// mem_ram
module mem_ram (input clk, wren, 
                input [3:0] d11,input [3:0] d12,input [3:0] d13,input [3:0] d14,input [3:0] d15,input [3:0] d16,input [3:0] d17,input [3:0]d18,
					 input [3:0] d21,input [3:0] d22,input [3:0] d23,input [3:0] d24,input [3:0] d25,input [3:0] d26,input [3:0] d27,input [3:0]d28,
					 input [3:0] d31,input [3:0] d32,input [3:0] d33,input [3:0] d34,input [3:0] d35,input [3:0] d36,input [3:0] d37,input [3:0]d38,
					 input [3:0] d41,input [3:0] d42,input [3:0] d43,input [3:0] d44,input [3:0] d45,input [3:0] d46,input [3:0] d47,input [3:0]d48,
					 input [3:0] r1,input [3:0] r2,
					 input [3:0] r3,input [3:0] r4,
					 output [11:0] w_sum11,
					 output [11:0] w_sum12,
					 output [11:0] w_sum13,
					 output [11:0] w_sum14,
					 output [11:0] w_sum15,
					 output [11:0] w_sum16,
					 output [11:0] w_sum17,
					 output [11:0] w_sum18
					 );
  reg [31:0] mem [3:0];  
  wire [8:0] p11, p21,p31,p41;
  wire [8:0] p12, p22,p32,p42;
  wire [8:0] p13, p23,p33,p43;
  wire [8:0] p14, p24,p34,p44;
  wire [8:0] p15, p25,p35,p45;
  wire [8:0] p16, p26,p36,p46;
  wire [8:0] p17, p27,p37,p47;
  wire [8:0] p18, p28,p38,p48;
wire [9:0] s11,s12,s13,s14,s15,s16,s17,s18;
wire [10:0] s21,s22,s23,s24,s25,s26,s27,s28;
wire [11:0] s31,s32,s33,s34,s35,s36,s37,s38;
  always @(posedge clk) 
      begin
            if (wren) begin
                mem[0][31-:4]<=d11;
					 mem[0][27-:4] <=d12;
					 mem[0][23-:4]<=d13;
					 mem[0][19-:4]<=d14;
					 mem[0][15-:4]<=d15;
					 mem[0][11-:4]<=d16;
					 mem[0][7-:4]<=d17;
					 mem[0][3-:4]<=d18;
					 mem[1][31-:4]<=d21;
					 mem[1][27-:4] <=d22;
					 mem[1][23-:4]<=d23;
					 mem[1][19-:4]<=d24;
					 mem[1][15-:4]<=d25;
					 mem[1][11-:4]<=d26;
					 mem[1][7-:4]<=d27;
					 mem[1][3-:4]<=d28;
					 mem[2][31-:4]<=d31;
					 mem[2][27-:4] <=d32;
					 mem[2][23-:4]<=d33;
					 mem[2][19-:4]<=d34;
					 mem[2][15-:4]<=d35;
					 mem[2][11-:4]<=d36;
					 mem[2][7-:4]<=d37;
					 mem[2][3-:4]<=d38;
					 mem[3][31-:4]<=d41;
					 mem[3][27-:4] <=d42;
					 mem[3][23-:4]<=d43;
					 mem[3][19-:4]<=d44;
  ...
make LEC_CHECK=0 CAP_MARGIN=0 CORE_MARGIN=2 CORE_UTILIZATION=72 CTS_CLUSTER_SIZE=50 HOLD_SLACK_MARGIN=-0.08 PLACE_DENSITY=0.67 SETUP_SLACK_MARGIN=-0.5 SLEW_MARGIN=20 finish   # period 6.67 ns
run.sh (not shown) runs the stock make flow with config.mk's settings and CLKGATE_MAP_FILE=.
The first run aborted during global routing (5_1_grt) on GRT-0116.
==> next run, changes <==
- CORE_UTILIZATION: 72 -> 68
- CTS_CLUSTER_SIZE: 50 -> not set
- HOLD_SLACK_MARGIN: -0.08 -> -0.09
- PLACE_DENSITY: 0.67 -> not set
- SETUP_SLACK_MARGIN: -0.5 -> not set
This time the run finished but fails on negative setup slack; die area is higher by 5.7%; area after synthesis does not change; synthesized cell count does not change.
==> next run, changes <==
- CAP_MARGIN: 0 -> 20
- CORE_UTILIZATION: 68 -> 58
- HOLD_SLACK_MARGIN: -0.09 -> not set
- clock period: 6.67 -> 5.43 ns (I/O delays scaled with it)
The new run finished but failed the layout checks on negative setup slack.
Synthesized area is unchanged.
Sequential share of layout area decreases by 0.49 points.
Utilization went down by 11 points.
Final area rose by 3.9%.
==> next run, changes <==
- CORE_UTILIZATION: 58 -> 40
- HOLD_SLACK_MARGIN: not set -> 0.2
- MIN_ROUTING_LAYER: not set -> met2
- clock period: 5.43 -> 10.0 ns (I/O delays scaled with it)
After rerunning:
- Now the flow completed without violations
- die area went up by well over a third
- core utilization fell by 34 points
- cell area goes down by about a fifth
- count of clock-buffer cells in the layout is lower by 2
- via count rises by about a fifth
- routed wire length went down by about a fifth
- first-iteration DRC count came out higher by well over a third
- worst hold slack improved by 0.90 ns
- critical path depth goes down by 2
==> next run, changes <==
- CORE_UTILIZATION: 40 -> 17
- HOLD_SLACK_MARGIN: 0.2 -> not set
- MIN_ROUTING_LAYER: met2 -> not set
- clock period: 10.0 -> 11.4 ns (I/O delays scaled with it)
=>
- The changed run finished with timing, DRC and antenna clean
- via count went down by 25%
- worst setup slack improves by 0.79 ns
- wire length went up by 22%
- sequential cell count is unchanged
- area after synthesis does not change

---

job 8116:
mem_ram again, from the RTL that the note above started with.
// mem_ram
module mem_ram (input clk, wren, 
                input [3:0] d11,input [3:0] d12,input [3:0] d13,input [3:0] d14,input [3:0] d15,input [3:0] d16,input [3:0] d17,input [3:0]d18,
					 input [3:0] d21,input [3:0] d22,input [3:0] d23,input [3:0] d24,input [3:0] d25,input [3:0] d26,input [3:0] d27,input [3:0]d28,
					 input [3:0] d31,input [3:0] d32,input [3:0] d33,input [3:0] d34,input [3:0] d35,input [3:0] d36,input [3:0] d37,input [3:0]d38,
					 input [3:0] d41,input [3:0] d42,input [3:0] d43,input [3:0] d44,input [3:0] d45,input [3:0] d46,input [3:0] d47,input [3:0]d48,
					 input [3:0] r1,input [3:0] r2,
					 input [3:0] r3,input [3:0] r4,
					 output [11:0] w_sum11,
					 output [11:0] w_sum12,
					 output [11:0] w_sum13,
					 output [11:0] w_sum14,
					 output [11:0] w_sum15,
					 output [11:0] w_sum16,
					 output [11:0] w_sum17,
					 output [11:0] w_sum18
					 );
export LEC_CHECK = 0
export CAP_MARGIN = 30
export CORE_MARGIN = 2
export CORE_UTILIZATION = 35
export CTS_CLUSTER_DIAMETER = 355
export CTS_CLUSTER_SIZE = 22
export GPL_ROUTABILITY_DRIVEN = 0
export GPL_TIMING_DRIVEN = 0
export MAX_ROUTING_LAYER = met5
export PLACE_DENSITY_LB_ADDON = 0.21
export SETUP_SLACK_MARGIN = -0.51
export SLEW_MARGIN = 20
export TNS_END_PERCENT = 35
create_clock -name core_clock -period 13.0 [get_ports {clk}]
No stage failed in job 8116, and the final checks on the layout all came back clean.
Here is what was changed in the inputs of job 5138 compared with job 8116.
Settings: clearing CTS_CLUSTER_DIAMETER, which used to be 355; swapping 0.21 for 0.06 in PLACE_DENSITY_LB_ADDON; swapping 35 for 27 in CORE_UTILIZATION; swapping 30 for 20 in CAP_MARGIN; clearing CTS_CLUSTER_SIZE, which used to be 22.
- As far as number of antenna-violating nets in the routed design is concerned, job 5138 and job 8116 perform about the same.
- Signed area change from the synthesized netlist to the final layout (lower): job 8116
- Job 5138 vs job 8116 — part of the cycle the worst path needs rose 1.5 points.
- Compared with job 8116, job 5138 shows a global-route wire length before repair that is 10% higher.
- Cells: job 5138 has more instances than job 8116
- Between job 8116 and job 5138, clock period minus worst slack is higher for job 5138, job 8116 comes in under that.
- Count of filler cells inserted in the layout: job 5138 > job 8116
- For job 8116, the endpoint of the most critical setup path was w_sum14[7], unlike job 5138, where it was w_sum16[10].
- Re worst path arrival time: job 8116 and job 5138 aren't equal, and the higher value belongs to job 5138.
[inputs] job 6310 vs job 5138
Settings: CTS_CLUSTER_DIAMETER newly set to 355; CAP_MARGIN changed from 20 to 5; CTS_CLUSTER_SIZE newly set to 39; CORE_UTILIZATION changed from 27 to 35.
Findings:
Summary of job 6310 over job 5138: timing-limited maximum frequency now sits at about the same level; horizontal extent of the die now sits lower. [compare] base=job 5138 new=job 6310: count of clock-net buffers in the final layout shows an increase of 1, number of filler cells placed in the layout shows a reduction of 2,086, design area shows a reduction of 1.3%, number of antenna violations at the first check in global routing shows a reduction of 2.
Setup changes, job 6310 to job 1066
Settings: a deleted CTS_CLUSTER_SIZE that had been 39; a deleted CTS_CLUSTER_DIAMETER that had been 355; a deleted GPL_ROUTABILITY_DRIVEN that had been 0; a change of CAP_MARGIN from 5 to 20; a change of TNS_END_PERCENT from 35 to 55; a change of CORE_UTILIZATION from 35 to 42.
Notes after the runs:
- Cell area after placement down 0.79% in job 1066 wrt job 6310
- In job 1066, the final critical-path required period came out 33 ps below the value in job 6310.
- Critical path capture point: w_sum16[8] -> job 1066, w_sum14[7] -> job 6310
- Job 1066 vs. job 6310: maximum number of pins on one net before global-route repair moved up, met2 routed wirelength moved down, sequential share of layout area moved up, routed wire length moved down.
diff inputs: job 1066 => job 9706
Settings: GPL_TIMING_DRIVEN removed (was 0); PLACE_DENSITY_LB_ADDON removed (was 0.06); CORE_UTILIZATION changed from 42 to 65; CTS_CLUSTER_SIZE newly set to 69; the clock period (ns, I/O delays scaled along) changed from 13.0 to 6.54.
==> results <==
Job 9706: all stages done; final checks FAILED (setup timing).
Critical path depth came out exactly the same in job 9706 and job 1066.
met3 track utilization from global routing ended up 6.5 points higher on job 9706 than on job 1066.
Core util | job 9706 vs job 1066 | job 9706 higher
Against job 1066 as the reference, job 9706 delivers a lower sequential fraction of total cell area.
Across both runs, wire length of the first global-routing pass was higher for job 9706 than for job 1066.
Per the comparison of job 9706 with job 1066, count of buffers added by post-CTS timing repair for setup went up by 72, final non-filler cell total went down by about 1%.
Changes observed in job 9706 relative to job 1066: tightest hold margin decreased by 1210 ps relative to the old numbers.
